==> v26 <==
Design logarithm, start of the top module:
module logarithm #(
	parameter n = 16,
	parameter m = 24,
	parameter k = 5 ,
	parameter p = 24
) (
	input        clk  ,  
	input        reset,  
	input        start,
	input  [0:n] x    ,
	output [1:p] y    ,
	output reg   done
);
	reg [2:0] current_state;
	reg [2:0] next_state   ;
	wire      z_gt2        ;
	wire      i_positive   ;
	reg [2:0] sel_z        ;
	reg       load_z       ;
	reg       sel_i        ;
	reg       load_i       ;
	reg       shift_y      ;
	reg  [  m+1:0] z           ;
	wire [  m+1:0] trunc_square;
	wire [  m+1:0] trunc_div   ;
	wire [  m+1:0] z_input     ;
	reg  [  k-1:0] i           ;
	wire [  k-1:0] i_input     ;
	wire [  k-1:0] i_minus_1   ;
	reg  [    1:p] yy          ;
	wire [    m:0] mult_in     ;
	wire [2*m+1:0] mult_out    ;
	assign z_input = (sel_z == 2'd00) ?  {1'b0, x, {(m-n){1'd0}}} :
	(sel_z == 2'd01) ? 	trunc_square :
	trunc_div;
	assign mult_in     = z[m:0];
	assign mult_out     = mult_in * mult_in;
	assign trunc_square = mult_out[2*m+1:m];
	assign trunc_div    = {1'd0, z[m+1:1]};
	always @(posedge clk or negedge reset) begin : proc_z
		if(~reset) begin
			z <= 0;
		end else begin
			if (load_z == 1'b1)
  ...
Settings: LEC_CHECK=0, ABC_AREA=1, CAP_MARGIN=20, CORE_MARGIN=2, CORE_UTILIZATION=52, CTS_CLUSTER_DIAMETER=372, CTS_CLUSTER_SIZE=98, PLACE_DENSITY=0.35, SETUP_SLACK_MARGIN=0.66, SLEW_MARGIN=20; clock period 5.72 ns.
run.sh (not shown) runs the stock make flow with config.mk's settings and CLKGATE_MAP_FILE=.
==> v11 (differences from v26) <==
Settings changed: ABC_AREA 1 to default, CORE_UTILIZATION 52 to 40, CTS_CLUSTER_DIAMETER 372 to default, CTS_CLUSTER_SIZE 98 to default, PLACE_DENSITY 0.35 to default, SETUP_SLACK_MARGIN 0.66 to default.
==> flow/constraint.sdc (replaced) <==
create_clock -name core_clock -period 9.0 [get_ports {clk}]
set_input_delay 1.8000 -clock core_clock [delete_from_list [all_inputs] [get_ports {clk}]]
set_output_delay 1.8000 -clock core_clock [all_outputs]
set_load 0.01 [all_outputs]
==> results.txt <==
Implementation status.

- The core region is 50000 um^2.
- Logged for this run, the post-placement worst setup slack is approximately 0.97 ns.
- Across the whole layout, storage elements make up about 7.1% of the cell area.
- The report lists the number of cells resized after CTS as 0.
- Summing the areas of all and, or, nand and nor instances in the mapped netlist gives 10.7% of the synthesized area.
- The run finished with no timing, DRC or antenna violations.
- In this run the tightest slew margin relative to its limit is about 32%.
- The area share of the leading cell type in the synthesized netlist is a little under half.
[end of results for v11]
==> results.txt <==
Implementation status.

- In the final layout, flip-flops and latches take up 5.71% of the cell area.
- The worst slew margin relative to its limit is between 20% and 30%.
- The core region is just over 40000 um^2.
- The report lists the number of cells resized after CTS as 75.
- The count of final setup violators is 26.
- The global-route congestion overflow total is 0.
- The detailed placement HPWL is around 53000 um.
- The checks that failed were negative setup slack.
- Per the skew report, the later register of the worst-skew pair sees a clock latency of around 0.37 ns.
- After layout, the worst setup slack is -0.609 ns.
- Logged for this run, the post-placement worst setup slack is -1.09 ns.
- The wire length of the first global-routing pass is slightly above 100000 um.
- The run finished, with violations left.
- The area fraction in and, or, nand and nor cells after synthesis is 15.7%.
- Of the post-synthesis cell area, the dominant cell type holds 42.9%.
[end of results for v26]

==> trial 73: inputs <==
==> flow/design.v <==
module logarithm #(
	parameter n = 16,
	parameter m = 24,
	parameter k = 5 ,
	parameter p = 24
) (
	input        clk  ,  
	input        reset,  
	input        start,
	input  [0:n] x    ,
	output [1:p] y    ,
	output reg   done
);
	reg [2:0] current_state;
	reg [2:0] next_state   ;
	wire      z_gt2        ;
	wire      i_positive   ;
	reg [2:0] sel_z        ;
	reg       load_z       ;
	reg       sel_i        ;
	reg       load_i       ;
	reg       shift_y      ;
	reg  [  m+1:0] z           ;
	wire [  m+1:0] trunc_square;
	wire [  m+1:0] trunc_div   ;
	wire [  m+1:0] z_input     ;
	reg  [  k-1:0] i           ;
	wire [  k-1:0] i_input     ;
	wire [  k-1:0] i_minus_1   ;
	reg  [    1:p] yy          ;
	wire [    m:0] mult_in     ;
	wire [2*m+1:0] mult_out    ;
	assign z_input = (sel_z == 2'd00) ?  {1'b0, x, {(m-n){1'd0}}} :
	(sel_z == 2'd01) ? 	trunc_square :
	trunc_div;
	assign mult_in     = z[m:0];
	assign mult_out     = mult_in * mult_in;
	assign trunc_square = mult_out[2*m+1:m];
	assign trunc_div    = {1'd0, z[m+1:1]};
	always @(posedge clk or negedge reset) begin : proc_z
		if(~reset) begin
			z <= 0;
		end else begin
			if (load_z == 1'b1)
				z <= z_input;
		end
	end
	assign i_input = sel_i ? i_minus_1 : p;
	assign i_minus_1 = i - 1;
	wire [15:0] binary_p = p;
	always @(posedge clk or negedge reset) begin : proc_i
		if(~reset) begin
			i <= 0;
		end else begin
			if (load_i == 1'b1)
				i <= i_input;
		end
	end
	always @(posedge clk or negedge reset) begin : proc_yy
		if(~reset) begin
			yy <= 0;
		end else begin
			if (shift_y == 1'b1)
				yy <= {yy[2:p], z[m+1]};
		end
	end
	always @(posedge clk or negedge reset) begin : proc_current_state
		if(~reset) begin
			current_state <= 0;
		end else begin
			current_state <= next_state;
		end
	end
	assign i_positive = i ? 1 : 0;
	assign z_gt2 = z[m+1];
	assign y = yy;
	always @(*) begin
		next_state = current_state;
		case (current_state)
			3'd0 : begin
				if (~start)
					next_state = 3'd1;
			end
			3'd1 : begin
				if (start)
					next_state = 3'd2;
			end
			3'd2 : begin
				next_state = 3'd3;
			end
			3'd3 : begin
				next_state = 3'd4;
			end
			3'd4 : begin
				if (z_gt2)
					next_state = 3'd5;
				else
					next_state = 3'd6;
			end
			3'd5 : begin
				next_state = 3'd6;
			end
			3'd6 : begin
				if (i_positive)
					next_state = 3'd3;
				else
					next_state = 3'd0;
			end
			default : next_state = 3'd0;
		endcase
	end
	always @(*) begin
		case (current_state)
			3'd0, 3'd1: begin
				sel_z   = 2'b00;
				load_z  = 1'b0;
				sel_i   = 1'b0;
				load_i  = 1'b0;
				shift_y = 1'b0;
				done    = 1'b1;
			end
			3'd2 : begin
				sel_z   = 2'b00;
				load_z  = 1'b1;
				sel_i   = 1'b0;
				load_i  = 1'b1;
				shift_y = 1'b0;
				done    = 1'b0;
			end
			3'd3 : begin
				sel_z   = 2'b01;
				load_z  = 1'b1;
				sel_i   = 1'b1;
				load_i  = 1'b1;
				shift_y = 1'b0;
				done    = 1'b0;
			end
			3'd4 : begin
				sel_z   = 2'b00;
				load_z  = 1'b0;
				sel_i   = 1'b0;
				load_i  = 1'b0;
				shift_y = 1'b1;
				done    = 1'b0;
			end
			3'd5 : begin
				sel_z   = 2'b10;
				load_z  = 1'b1;
				sel_i   = 1'b0;
				load_i  = 1'b0;
				shift_y = 1'b0;
				done    = 1'b0;
			end
			3'd6 : begin
				sel_z   = 2'b00;
				load_z  = 1'b0;
				sel_i   = 1'b0;
				load_i  = 1'b0;
				shift_y = 1'b0;
				done    = 1'b0;
			end
			default : begin
				sel_z   = 2'b00;
				load_z  = 1'b0;
				sel_i   = 1'b0;
				load_i  = 1'b0;
				shift_y = 1'b0;
				done    = 1'b0;
			end
		endcase
	end
endmodule
==> flow/run.sh <==
#!/bin/bash
# the make line also repeats each setting of config.mk as NAME=value (left out here)
make -C /OpenROAD-flow-scripts/flow DESIGN_CONFIG=/design/flow/config.mk WORK_HOME=/design/flow/orfs CLKGATE_MAP_FILE= finish
==> flow/config.mk <==
export PLATFORM = sky130hd
export DESIGN_NAME = logarithm
export DESIGN_NICKNAME = logarithm
export VERILOG_FILES = /design/flow/design.v
export SDC_FILE = /design/flow/constraint.sdc
export NUM_CORES = 4
export LEC_CHECK = 0
export CAP_MARGIN = 15
export CORE_MARGIN = 2
export CORE_UTILIZATION = 60
export CTS_CLUSTER_SIZE = 34
export GPL_ROUTABILITY_DRIVEN = 0
export HOLD_SLACK_MARGIN = -0.03
export MIN_ROUTING_LAYER = met2
export PLACE_DENSITY_LB_ADDON = 0.19
export SLEW_MARGIN = 30
export TNS_END_PERCENT = 35
==> flow/constraint.sdc <==
create_clock -name core_clock -period 9.0 [get_ports {clk}]
set_input_delay 1.8000 -clock core_clock [delete_from_list [all_inputs] [get_ports {clk}]]
set_output_delay 1.8000 -clock core_clock [all_outputs]
set_load 0.01 [all_outputs]
==> inputs of trial 68, as changes to trial 73 <==
ABC_AREA = 1   (was unset)
CAP_MARGIN = 20   (was 15)
CORE_ASPECT_RATIO = 0.55   (was unset)
CORE_UTILIZATION = 46   (was 60)
CTS_CLUSTER_SIZE = 78   (was 34)
GPL_ROUTABILITY_DRIVEN = unset   (was 0)
HOLD_SLACK_MARGIN = unset   (was -0.03)
MIN_ROUTING_LAYER = unset   (was met2)
PLACE_DENSITY_LB_ADDON = 0.08   (was 0.19)
SLEW_MARGIN = 5   (was 30)
TNS_END_PERCENT = unset   (was 35)
==> results_slide.txt <==
Flow Results at a Glance

GRT
  – Vias in the first global route: 23700

Cells and area
  – Post-route cell area: 21500 um^2
  – Multi-input combinational area share: 73.4%

Logic synthesis
  – Post-Syn Instances: 2182

Run status
  – Status: finished clean

Place
  – Inst Count DP: 2632

Timing
  – Worst slew pin tran: 1.10 ns

Setup path
  – Worst reg-to-reg path cell count: 25
  – R2r setup slk: 0.92 ns
That was trial 73.
==> results_slide.txt <==
Flow Results at a Glance

Run status
  – Status: finished clean

Cells and area
  – Seq_cells: 62
  – Multi-input combinational area share: 70.1%
  – Clk_buf instances: 9
  – Post-route cell area: 23100 um^2

Timing
  – Max-slew headroom: 28.2%
  – Worst slew pin tran: 1.08 ns

GRT
  – Vias in the first global route: 17600

Hold path
  – Hold Path End: current_state[2]

Floorplan
  – FP Util: 47.1%

Place
  – Port Buffer Count: 44
  – Inst Count DP: 3415

Setup path
  – R2r setup slk: 1.70 ns
  – Worst reg-to-reg path cell count: 24

Logic synthesis
  – Post-Syn Instances: 2794
That was trial 68.

==> run M <==
RTL: the design.v shown in full above, as it stands there.
make LEC_CHECK=0 CAP_MARGIN=0 CORE_MARGIN=2 CORE_UTILIZATION=72 CTS_CLUSTER_DIAMETER=29 CTS_CLUSTER_SIZE=72 PLACE_DENSITY_LB_ADDON=0.0 SETUP_SLACK_MARGIN=1.9 SLEW_MARGIN=20 TNS_END_PERCENT=40 finish   # period 7.75 ns
==> inputs of run D, as changes to run M <==
CAP_MARGIN = 20   (was 0)
CTS_CLUSTER_DIAMETER = not set   (was 29)
CTS_CLUSTER_SIZE = 82   (was 72)
SETUP_SLACK_MARGIN = 2.06   (was 1.9)
TNS_END_PERCENT = 35   (was 40)
==> flow/constraint.sdc (replaced) <==
create_clock -name core_clock -period 7.02 [get_ports {clk}]
set_input_delay 1.4040 -clock core_clock [delete_from_list [all_inputs] [get_ports {clk}]]
set_output_delay 1.4040 -clock core_clock [all_outputs]
set_load 0.01 [all_outputs]
==> inputs of run P, as changes to run M <==
CAP_MARGIN = 20   (was 0)
CORE_UTILIZATION = 70   (was 72)
CTS_CLUSTER_DIAMETER = 219   (was 29)
CTS_CLUSTER_SIZE = not set   (was 72)
PLACE_DENSITY_LB_ADDON = not set   (was 0.0)
SETUP_SLACK_MARGIN = 0.87   (was 1.9)
TNS_END_PERCENT = not set   (was 40)
==> flow/constraint.sdc (replaced) <==
create_clock -name core_clock -period 2.94 [get_ports {clk}]
set_input_delay 0.5880 -clock core_clock [delete_from_list [all_inputs] [get_ports {clk}]]
set_output_delay 0.5880 -clock core_clock [all_outputs]
set_load 0.01 [all_outputs]
==> inputs of run A, as changes to run M <==
CAP_MARGIN = 20   (was 0)
CTS_CLUSTER_DIAMETER = not set   (was 29)
CTS_CLUSTER_SIZE = 26   (was 72)
==> qor summary <==
	run P	run M	run D	run A
Initial DRT Pass Iterations	6	7	6	7
Clock insertion delay at the later pin of the skew report	0.34 ns	0.35 ns	0.34 ns	0.35 ns
Routed WL per cell	20.4 microns	20.6 microns	21.6 microns	20.6 microns
Relative slew slack	31.6%	35.5%	35.2%	35.5%
Number of buffers outside the clock class in the layout	431	174	259	174
Result of the run	complete, but fails checks	no timing/DRC/antenna violations	complete, but fails checks	no timing/DRC/antenna violations
Reasons for failing layout checks	negative setup slack	-	negative setup slack	-
Clock Network Area Fraction	1.21%	1.24%	1.25%	1.24%
End point of the most critical hold path	-	current_state[2]	current_state[2]	current_state[2]
Largest net degree at the start of global routing	33	63	63	63
Transition time at the pin with the least slew margin	1.03 ns	0.968 ns	0.972 ns	0.968 ns
Average vias per placed instance	5.63	5.76	5.80	5.76
Synth-to-layout area growth	25.4%	12.4%	16.6%	12.4%
Setup TNS	-100.10 ns	0 ns	-8.04 ns	0 ns
Highest metal layer with signal wires	met4	met4	met5	met4
Portion of the layout cell area used by non-clock buffers	14.8%	6.99%	9.87%	6.99%

==> run Y: inputs <==
RTL: the design.v shown in full above, as it stands there.
clock: 9.0 ns
lec_check: 0
cap_margin: 20
core_margin: 2
core_utilization: 40
cts_cluster_diameter: 395
cts_cluster_size: 100
slew_margin: 20
tns_end_percent: 25
==> run G (differences from run Y) <==
--- a/flow/config.mk
+++ b/flow/config.mk
@@ -6,9 +6,13 @@
 export NUM_CORES = 4
 export LEC_CHECK = 0
+export ABC_AREA = 1
 export CAP_MARGIN = 20
+export CELL_PAD_IN_SITES_GLOBAL_PLACEMENT = 2
 export CORE_MARGIN = 2
 export CORE_UTILIZATION = 40
-export CTS_CLUSTER_DIAMETER = 395
-export CTS_CLUSTER_SIZE = 100
+export CTS_CLUSTER_DIAMETER = 342
+export CTS_CLUSTER_SIZE = 99
+export PLACE_DENSITY_LB_ADDON = 0.3
+export SETUP_SLACK_MARGIN = 2.68
 export SLEW_MARGIN = 20
-export TNS_END_PERCENT = 25
+export TNS_END_PERCENT = 10
==> run C (differences from run Y) <==
--- a/flow/config.mk
+++ b/flow/config.mk
@@ -8,7 +8,5 @@
 export CAP_MARGIN = 20
 export CORE_MARGIN = 2
-export CORE_UTILIZATION = 40
-export CTS_CLUSTER_DIAMETER = 395
-export CTS_CLUSTER_SIZE = 100
+export CORE_UTILIZATION = 72
+export PLACE_DENSITY_LB_ADDON = 0.0
 export SLEW_MARGIN = 20
-export TNS_END_PERCENT = 25
==> flow/constraint.sdc (replaced) <==
create_clock -name core_clock -period 7.02 [get_ports {clk}]
set_input_delay 1.4040 -clock core_clock [delete_from_list [all_inputs] [get_ports {clk}]]
set_output_delay 1.4040 -clock core_clock [all_outputs]
set_load 0.01 [all_outputs]
==> run X (differences from run Y) <==
--- a/flow/config.mk
+++ b/flow/config.mk
@@ -6,9 +6,10 @@
 export NUM_CORES = 4
 export LEC_CHECK = 0
+export ABC_AREA = 1
 export CAP_MARGIN = 20
 export CORE_MARGIN = 2
-export CORE_UTILIZATION = 40
-export CTS_CLUSTER_DIAMETER = 395
+export CORE_UTILIZATION = 69
+export CTS_CLUSTER_DIAMETER = 160
 export CTS_CLUSTER_SIZE = 100
+export SETUP_SLACK_MARGIN = 2.22
 export SLEW_MARGIN = 20
-export TNS_END_PERCENT = 25
==> comparison table <==
item                                                              run Y                run G                     run C                run X
Final setup violation count                                           0                    0                         5                    0
Met3 demand-to-capacity share in global routing                   3.93%                2.56%                     8.88%                6.37%
Max Freq                                                      0.124 GHz            0.158 GHz                 0.140 GHz            0.152 GHz
Top fanout value on the critical path                                17                   10                         4                   15
Length of routed wiring on met1                                 21.7 mm              27.9 mm                   20.8 mm              22.1 mm
Setup Fix Bufs, Post-CTS                                              0                   57                        18                    0
Hold Worst Slack                                               0.473 ns             0.467 ns                  0.480 ns             0.476 ns
Minimum clock period after layout                               8.06 ns              6.34 ns                   7.13 ns              6.59 ns
Routing usage on met2                                             34.7%                40.9%                     64.7%                63.2%
Combinational Gates                                                1363                 1694                      1363                 1694
Gp weighted congestion                                            0.909                0.940                     0.943                0.993
DR vias/cell                                                       4.97                 4.76                      5.71                 5.39
Wire length of the first global-routing pass                    85.4 mm               103 mm                   87.7 mm              94.4 mm
Status                                 no timing/DRC/antenna violations  no timing/DRC/antenna violations  finished with violations  no timing/DRC/antenna violations
Layout check failures                                                 -                    -      negative setup slack                    -
Source of the worst register-to-register timing path  z[15]$_DFFE_PN0P_     z[6]$_DFFE_PN0P_         z[10]$_DFFE_PN0P_    z[16]$_DFFE_PN0P_
Top metal layer carrying routed signals                            met4                 met4                      met5                 met4
Number of global-route vias before repair                         15900                18700                     17000                18900
XORs/XNORs by Area                                                1.39%               0.565%                     1.39%               0.565%
Slew @ Worst Pin                                                1.01 ns             0.919 ns                   1.02 ns              1.13 ns
